==> wip/amber: inputs <==
==> flow/design.v <==
module baud_gen #(
    parameter DIV_WIDTH = 20
)(
    input  wire                 clk,
    input  wire                 rst_n,
    input  wire [DIV_WIDTH-1:0] divisor,
    output reg                  tick_16x
);
    reg [DIV_WIDTH-1:0] counter;
    always @(posedge clk or negedge rst_n) begin
        if (!rst_n) begin
            counter  <= 0;
            tick_16x <= 0;
        end else begin
            if (divisor <= 1) begin
                tick_16x <= 1'b0;
                counter  <= 0;
            end
            else if (counter == divisor - 1) begin
                tick_16x <= 1'b1;
                counter  <= 0;
            end 
            else begin
                tick_16x <= 1'b0;
                counter  <= counter + 1;
            end
        end
    end
endmodule
module sync_fifo #(
    parameter DATA_WIDTH = 8,
    parameter DEPTH      = 16
)(
    input  wire                  clk,
    input  wire                  rst_n,
    input  wire                  wr_en,
    input  wire [DATA_WIDTH-1:0] din,
    input  wire                  rd_en,
    output wire [DATA_WIDTH-1:0] dout,  
    output wire                  full,
    output wire                  empty
);
    localparam PTR_WIDTH = $clog2(DEPTH);
    reg [DATA_WIDTH-1:0] mem [0:DEPTH-1];
    reg [PTR_WIDTH:0]    count;
    reg [PTR_WIDTH-1:0]  wr_ptr, rd_ptr;
    assign dout  = mem[rd_ptr];
    assign full  = (count == DEPTH);
    assign empty = (count == 0);
    always @(posedge clk or negedge rst_n) begin
        if (!rst_n) begin
            count  <= 0;
            wr_ptr <= 0;
            rd_ptr <= 0;
        end else begin
            case ({wr_en && !full, rd_en && !empty})
                2'b10: begin  
                    mem[wr_ptr] <= din;
                    wr_ptr      <= (wr_ptr == DEPTH-1) ? 0 : wr_ptr + 1;
                    count       <= count + 1;
                end
                2'b01: begin  
                    rd_ptr      <= (rd_ptr == DEPTH-1) ? 0 : rd_ptr + 1;
                    count       <= count - 1;
                end
                2'b11: begin  
                    mem[wr_ptr] <= din;
                    wr_ptr      <= (wr_ptr == DEPTH-1) ? 0 : wr_ptr + 1;
                    rd_ptr      <= (rd_ptr == DEPTH-1) ? 0 : rd_ptr + 1;
                end
                default: ; 
            endcase
        end
    end
endmodule
module uart_tx (
    input  wire       clk,
    input  wire       rst_n,
    input  wire       tx_start,     
    input  wire [7:0] din,          
    input  wire       s_tick,
    output reg        tx_busy,     
    output reg        tx
);
    localparam [1:0] IDLE=0, START=1, DATA=2, STOP=3;
    reg [1:0] state, next_state;
    reg [3:0] s_count;
    reg [2:0] n_count;
    reg [7:0] tx_reg;
    always @(posedge clk or negedge rst_n) begin
        if (!rst_n) begin
            state   <= IDLE;
            s_count <= 0;
            n_count <= 0;
            tx_reg  <= 0;
            tx      <= 1'b1;
        end else begin
            state <= next_state;
            case (state)
                IDLE: begin
                    tx <= 1'b1;
                    if (tx_start) begin
                        tx_reg  <= din;
                        s_count <= 0;
                    end
                end
                START: begin
                    tx <= 1'b0;
                    n_count <= 0; 
                    if (s_tick) s_count <= (s_count == 15) ? 0 : s_count + 1;
                end
                DATA: begin
                    tx <= tx_reg[0];  
                    if (s_tick) begin
                        if (s_count == 15) begin
                            s_count <= 0;
                            tx_reg  <= tx_reg >> 1;
                            if (n_count < 7) n_count <= n_count + 1;
                        end else s_count <= s_count + 1;
                    end
                end
                STOP: begin
                    tx <= 1'b1;
                    if (s_tick) begin
                        if (s_count == 15) s_count <= 0;
                        else s_count <= s_count + 1;
                    end
                end
            endcase
        end
    end
    always @(*) begin
        next_state = state;
        tx_busy    = 1'b1; 
        case (state)
            IDLE: begin
                tx_busy = 1'b0; 
                if (tx_start) next_state = START;
            end
            START: if (s_tick && s_count == 15) next_state = DATA;
            DATA:  if (s_tick && s_count == 15 && n_count == 7) next_state = STOP;
            STOP:  if (s_tick && s_count == 15) next_state = IDLE;
        endcase
    end
endmodule
module uart_rx (
    input  wire       clk,
    input  wire       rst_n,
    input  wire       rx,          
    input  wire       s_tick,
    output reg  [7:0] dout,
    output reg        rx_done_tick
);
    localparam [1:0] IDLE=0, START=1, DATA=2, STOP=3;
    reg [1:0] state, next_state;
    reg [3:0] s_count;
    reg [2:0] n_count;
    reg [7:0] rx_reg;
    always @(posedge clk or negedge rst_n) begin
        if (!rst_n) begin
            state   <= IDLE;
            s_count <= 0;
            n_count <= 0;
            rx_reg  <= 0;
            dout    <= 0;
            rx_done_tick <= 0;
        end else begin
            state <= next_state;
            rx_done_tick <= 1'b0;
            case (state)
                IDLE: if (~rx) s_count <= 0;
                START: begin
                    n_count <= 0;  
                    if (s_tick) s_count <= (s_count == 7) ? 0 : s_count + 1;
                end
                DATA: if (s_tick) begin
                    if (s_count == 15) begin
                        s_count <= 0;
                        rx_reg <= {rx, rx_reg[7:1]};
                        if (n_count < 7) n_count <= n_count + 1;
                    end else s_count <= s_count + 1;
                end
                STOP: if (s_tick) begin
                    if (s_count == 15) begin
                         rx_done_tick <= 1'b1;
                         dout <= rx_reg;
                         s_count <= 0;
                    end else s_count <= s_count + 1;
                end
            endcase
        end
    end
    always @(*) begin
        next_state = state;
        case (state)
            IDLE:  if (~rx) next_state = START;
            START: if (s_tick && s_count == 7) next_state = (~rx) ? DATA : IDLE;
            DATA:  if (s_tick && s_count == 15 && n_count == 7) next_state = STOP;
            STOP:  if (s_tick && s_count == 15) next_state = IDLE;
        endcase
    end
endmodule
    module apb_uart (
    input  wire        pclk,
    input  wire        presetn,
    input  wire [31:0] paddr,
    input  wire        psel,
    input  wire        penable,
    input  wire        pwrite,
    input  wire [31:0] pwdata,
    output reg  [31:0] prdata,
    output wire        pready,
    output wire        pslverr,
    output wire        tx_o,
    input  wire        rx_i
);
    initial begin
        if (16 < 2) $error("FIFO DEPTH must be >= 2");
    end
    wire rst_n = presetn; 
    assign pready  = 1'b1;   
    assign pslverr = 1'b0;
    reg rx_sync1, rx_sync2;
    always @(posedge pclk or negedge rst_n) begin
        if (!rst_n) begin
            rx_sync1 <= 1'b1;
            rx_sync2 <= 1'b1;
        end else begin
            rx_sync1 <= rx_i;
            rx_sync2 <= rx_sync1; 
        end
    end
    reg  [19:0] baud_divisor;
    wire        s_tick;
    wire [7:0]  tx_fifo_out, rx_fifo_out, rx_data_raw;
    wire        tx_full, tx_empty, rx_full, rx_empty;
    wire        rx_done_tick;
    wire        uart_tx_busy;
    reg         tx_fifo_rd_en;
    reg         uart_tx_start;
    reg  [7:0]  uart_tx_data_latched;
    wire wr_en = psel & penable & pwrite;
    wire rd_en = psel & penable & ~pwrite;
    wire [3:0] addr = paddr[3:0];
    localparam [1:0] S_TX_IDLE = 0, S_TX_POP = 1, S_TX_START = 2;
    reg [1:0] tx_fsm_state;
    always @(posedge pclk or negedge rst_n) begin
        if (!rst_n) begin
            tx_fsm_state   <= S_TX_IDLE;
            tx_fifo_rd_en  <= 0;
            uart_tx_start  <= 0;
            uart_tx_data_latched <= 0;
        end else begin
            tx_fifo_rd_en <= 0;
            uart_tx_start <= 0;
            case (tx_fsm_state)
                S_TX_IDLE: begin
                    if (!tx_empty && !uart_tx_busy && !uart_tx_start) begin  
                        tx_fifo_rd_en <= 1; 
                        uart_tx_data_latched <= tx_fifo_out;
                        tx_fsm_state <= S_TX_START;
                    end
                end
                S_TX_START: begin
                    uart_tx_start <= 1; 
                    tx_fsm_state  <= S_TX_IDLE;
                end
                default: tx_fsm_state <= S_TX_IDLE;
            endcase
        end
    end
    always @(posedge pclk or negedge rst_n) begin
        if (!rst_n) baud_divisor <= 20'd325;
        else if (wr_en && addr == 4'h08) baud_divisor <= pwdata[19:0];
    end
    always @(*) begin
        prdata = 32'b0;
        case (addr)
            4'h00: prdata = {24'b0, rx_fifo_out}; 
            4'h04: prdata = {30'b0, rx_empty, tx_full};
            4'h08: prdata = {12'b0, baud_divisor};
            default: prdata = 32'b0;
        endcase
    end
    baud_gen #(.DIV_WIDTH(20)) u_baud (
        .clk(pclk), .rst_n(rst_n),
        .divisor(baud_divisor), .tick_16x(s_tick)
    );
    sync_fifo #(.DATA_WIDTH(8), .DEPTH(16)) u_tx_fifo (
        .clk(pclk), .rst_n(rst_n),
        .wr_en(wr_en && (addr == 4'h00)),
        .din(pwdata[7:0]),
        .rd_en(tx_fifo_rd_en), 
        .dout(tx_fifo_out), 
        .full(tx_full), .empty(tx_empty)
    );
    uart_tx u_tx (
        .clk(pclk), .rst_n(rst_n),
        .tx_start(uart_tx_start),
        .din(uart_tx_data_latched),
        .s_tick(s_tick),
        .tx_busy(uart_tx_busy),
        .tx(tx_o)
    );
    sync_fifo #(.DATA_WIDTH(8), .DEPTH(16)) u_rx_fifo (
        .clk(pclk), .rst_n(rst_n),
        .wr_en(rx_done_tick),
        .din(rx_data_raw),
        .rd_en(rd_en && (addr == 4'h00)),
        .dout(rx_fifo_out),
        .full(rx_full), .empty(rx_empty)
    );
    uart_rx u_rx (
        .clk(pclk), .rst_n(rst_n),
        .rx(rx_sync2), 
        .s_tick(s_tick),
        .dout(rx_data_raw),
        .rx_done_tick(rx_done_tick)
    );
endmodule
==> flow/run.sh <==
#!/bin/bash
# the make line also repeats each setting of config.mk as NAME=value (left out here)
make -C /OpenROAD-flow-scripts/flow DESIGN_CONFIG=/design/flow/config.mk WORK_HOME=/design/flow/orfs CLKGATE_MAP_FILE= finish
==> flow/config.mk <==
export PLATFORM = sky130hd
export DESIGN_NAME = apb_uart
export DESIGN_NICKNAME = apb_uart
export VERILOG_FILES = /design/flow/design.v
export SDC_FILE = /design/flow/constraint.sdc
export NUM_CORES = 4
export LEC_CHECK = 0
export CAP_MARGIN = 20
export CORE_MARGIN = 2
export CORE_UTILIZATION = 59
export GPL_TIMING_DRIVEN = 1
export MAX_ROUTING_LAYER = met4
export PLACE_DENSITY_LB_ADDON = 0.03
export SETUP_SLACK_MARGIN = 2.36
export SLEW_MARGIN = 35
==> flow/constraint.sdc <==
create_clock -name core_clock -period 8.07 [get_ports {pclk}]
set_input_delay 1.6140 -clock core_clock [delete_from_list [all_inputs] [get_ports {pclk}]]
set_output_delay 1.6140 -clock core_clock [all_outputs]
set_load 0.01 [all_outputs]
==> wip/umber (differences from wip/amber) <==
- ABC_AREA: not set -> 1
- CORE_UTILIZATION: 59 -> 68
- CTS_CLUSTER_DIAMETER: not set -> 355
- GPL_TIMING_DRIVEN: 1 -> not set
- MAX_ROUTING_LAYER: met4 -> not set
- PLACE_DENSITY_LB_ADDON: 0.03 -> not set
- SETUP_SLACK_MARGIN: 2.36 -> not set
- SLEW_MARGIN: 35 -> 20
==> flow/constraint.sdc (replaced) <==
create_clock -name core_clock -period 2.79 [get_ports {pclk}]
set_input_delay 0.5580 -clock core_clock [delete_from_list [all_inputs] [get_ports {pclk}]]
set_output_delay 0.5580 -clock core_clock [all_outputs]
set_load 0.01 [all_outputs]
==> comparison <==
wip/umber finished but failed the layout checks on setup timing. wip/amber completed without violations.
Against wip/umber, the routed wire length of wip/amber is smaller by about 10%.
In wip/amber the global-route usage is lower than in wip/umber, by 6.3 points.
Between wip/umber and wip/amber, the lower sequential share of layout area is in wip/umber (gap 3.5 points).
Between wip/umber and wip/amber, the lower synthesized cell count is in wip/amber (gap 26%, measured against wip/amber).
Between wip/amber and wip/umber, the lower register-to-register slack is in wip/umber (gap 4.3 ns).
In count of clock-buffer cells in the layout, wip/amber and wip/umber do not differ.

==> inputs of run a <==
Starts from the design.v that is shown in full above.
export LEC_CHECK = 0
export CAP_MARGIN = 20
export CELL_PAD_IN_SITES_GLOBAL_PLACEMENT = 0
export CORE_ASPECT_RATIO = 1.08
export CORE_MARGIN = 2
export CORE_UTILIZATION = 40
export CTS_CLUSTER_DIAMETER = 60
export CTS_CLUSTER_SIZE = 73
export PLACE_DENSITY_LB_ADDON = 0.11
export SETUP_SLACK_MARGIN = 0.77
export SLEW_MARGIN = 35
create_clock -name core_clock -period 6.0 [get_ports {pclk}]
run.sh (not shown) runs the stock make flow with config.mk's settings and CLKGATE_MAP_FILE=.
==> inputs of run b, as changes to run a <==
- CELL_PAD_IN_SITES_GLOBAL_PLACEMENT: 0 -> default
- CORE_ASPECT_RATIO: 1.08 -> default
- CTS_CLUSTER_DIAMETER: 60 -> default
- CTS_CLUSTER_SIZE: 73 -> default
- PLACE_DENSITY_LB_ADDON: 0.11 -> default
- SETUP_SLACK_MARGIN: 0.77 -> default
- SLEW_MARGIN: 35 -> 20
==> flow/constraint.sdc (replaced) <==
create_clock -name core_clock -period 2.76 [get_ports {pclk}]
set_input_delay 0.5520 -clock core_clock [delete_from_list [all_inputs] [get_ports {pclk}]]
set_output_delay 0.5520 -clock core_clock [all_outputs]
set_load 0.01 [all_outputs]
==> inputs of run c, as changes to run a <==
- CTS_CLUSTER_SIZE: 73 -> 62
- MAX_ROUTING_LAYER: default -> met4
- PLACE_DENSITY_LB_ADDON: 0.11 -> 0.07
- SLEW_MARGIN: 35 -> 15
==> flow/constraint.sdc (replaced) <==
create_clock -name core_clock -period 3.38 [get_ports {pclk}]
set_input_delay 0.6760 -clock core_clock [delete_from_list [all_inputs] [get_ports {pclk}]]
set_output_delay 0.6760 -clock core_clock [all_outputs]
set_load 0.01 [all_outputs]
==> summary of the runs <==
Run b ran to the end with violations: negative setup slack. Run c produced a layout that fails on negative setup slack. Run a went through all stages and came out clean. The lowest first-iteration DRC count belongs to run a, the highest to run b. Utilization, highest first: run c, run b, run a. Against run c, the setup slack of run a is higher by 1.4 ns. In run c the register-to-register slack is better than in run b, by 0.50 ns. In synthesized area, run b and run c do not differ.
==> figures <==
Run status: run c failed layout checks; run a no timing/DRC/antenna violations; run b failed layout checks
Layout check failures: run c negative setup slack; run a -; run b negative setup slack
Placed cells: run c 2001; run a 1919; run b 2026
Fraction of area in non-clock buffers: run c 10.4%; run a 4.33%; run b 10.6%
Final nets: run c 1652; run a 1501; run b 1673
Length in cells of the worst reg-to-reg path: run c 10; run a 8; run b 11
Count of cells resized by post-cts repair: run c 162; run a 0; run b 115
Worst hold path startpoint: run c -; run a rx_sync1$_DFF_PN1_; run b rx_sync1$_DFF_PN1_
Share of total power in the clock network: run c 32.8%; run a 32.3%; run b 35.1%
Routed met3 length: run c 1730 µm; run a 1860 µm; run b 2600 µm
Pin count of the biggest net entering global routing: run c 75; run a 60; run b 82
TritonCTS Buffers: run c 35; run a 31; run b 41

==> inputs of run D <==
Starts from the design.v that is shown in full above.
clock: 2.73 ns
lec_check: 0
abc_area: 1
cap_margin: 40
core_margin: 2
core_utilization: 72
cts_cluster_diameter: 361
cts_cluster_size: 15
gpl_routability_driven: 0
hold_slack_margin: 0.3
place_density_lb_addon: 0.01
setup_slack_margin: -0.19
slew_margin: 20
==> inputs of run K, as changes to run D <==
- ABC_AREA: 1 -> not set
- CAP_MARGIN: 40 -> 20
- CORE_UTILIZATION: 72 -> 40
- CTS_CLUSTER_DIAMETER: 361 -> not set
- CTS_CLUSTER_SIZE: 15 -> not set
- GPL_ROUTABILITY_DRIVEN: 0 -> not set
- HOLD_SLACK_MARGIN: 0.3 -> not set
- PLACE_DENSITY_LB_ADDON: 0.01 -> not set
- SETUP_SLACK_MARGIN: -0.19 -> not set
==> flow/constraint.sdc (replaced) <==
create_clock -name core_clock -period 4.88 [get_ports {pclk}]
set_input_delay 0.9760 -clock core_clock [delete_from_list [all_inputs] [get_ports {pclk}]]
set_output_delay 0.9760 -clock core_clock [all_outputs]
set_load 0.01 [all_outputs]
==> inputs of run P, as changes to run D <==
- CAP_MARGIN: 40 -> 20
- CORE_UTILIZATION: 72 -> 70
- CTS_CLUSTER_DIAMETER: 361 -> not set
- CTS_CLUSTER_SIZE: 15 -> 16
- GPL_ROUTABILITY_DRIVEN: 0 -> not set
- HOLD_SLACK_MARGIN: 0.3 -> not set
- PLACE_DENSITY_LB_ADDON: 0.01 -> not set
- SETUP_SLACK_MARGIN: -0.19 -> not set
==> flow/constraint.sdc (replaced) <==
create_clock -name core_clock -period 3.56 [get_ports {pclk}]
set_input_delay 0.7120 -clock core_clock [delete_from_list [all_inputs] [get_ports {pclk}]]
set_output_delay 0.7120 -clock core_clock [all_outputs]
set_load 0.01 [all_outputs]
==> inputs of run Y, as changes to run D <==
- ABC_AREA: 1 -> not set
- CAP_MARGIN: 40 -> 20
- CTS_CLUSTER_DIAMETER: 361 -> 351
- CTS_CLUSTER_SIZE: 15 -> 34
- HOLD_SLACK_MARGIN: 0.3 -> -0.1
- MAX_ROUTING_LAYER: not set -> met4
- PLACE_DENSITY_LB_ADDON: 0.01 -> not set
- SETUP_SLACK_MARGIN: -0.19 -> not set
==> flow/constraint.sdc (replaced) <==
create_clock -name core_clock -period 4.58 [get_ports {pclk}]
set_input_delay 0.9160 -clock core_clock [delete_from_list [all_inputs] [get_ports {pclk}]]
set_output_delay 0.9160 -clock core_clock [all_outputs]
set_load 0.01 [all_outputs]
==> comparison table <==
metric	run Y	run K	run D	run P
Worst reg2reg setup slack	1.28 ns	1.28 ns	-0.03 ns	0.76 ns
Dominant cell type by count on the critical path	-	sky130_fd_sc_hd__a21oi_1	sky130_fd_sc_hd__buf_4	sky130_fd_sc_hd__nand2_1
Run status	finished clean	finished clean	complete, but fails checks	finished clean
Violated checks	-	-	negative setup slack	-
Count of instantiated cells in the yosys netlist	1340	1340	1689	1689
Total die size	0.0251 mm2	0.0445 mm2	0.0252 mm2	0.0259 mm2
Wire length of the first global-routing pass	57500 um	61500 um	68300 um	65500 um
Slew @ Worst Pin	1.05 ns	1.10 ns	0.867 ns	0.892 ns
Combinational power share	22.5%	18.1%	20.3%	16.9%
Chip width	158 um	211 um	159 um	161 um
Count of mapped cells out of synthesis	1340	1340	1689	1689
Number of inserted filler cells in the final layout	1461	3721	1178	1443
Core Util, Final	79.1%	46.5%	85.5%	81.4%
Longest individual stage delay on the worst path	0.59 ns	0.52 ns	0.47 ns	0.40 ns
Cell row count	56	75	56	57
Mean routed wirelength per cell	21.9 um	19.9 um	19.9 um	19.1 um
RSZ-0062 raised after global routing	no	no	yes	yes
CP Depth	10	10	13	12
Count leader, synth	sky130_fd_sc_hd__edfxtp_1	sky130_fd_sc_hd__edfxtp_1	sky130_fd_sc_hd__nand2_1	sky130_fd_sc_hd__nand2_1
Routed length on met2	18400 um	18800 um	21800 um	20300 um
Power and IR drop assume default switching activity.
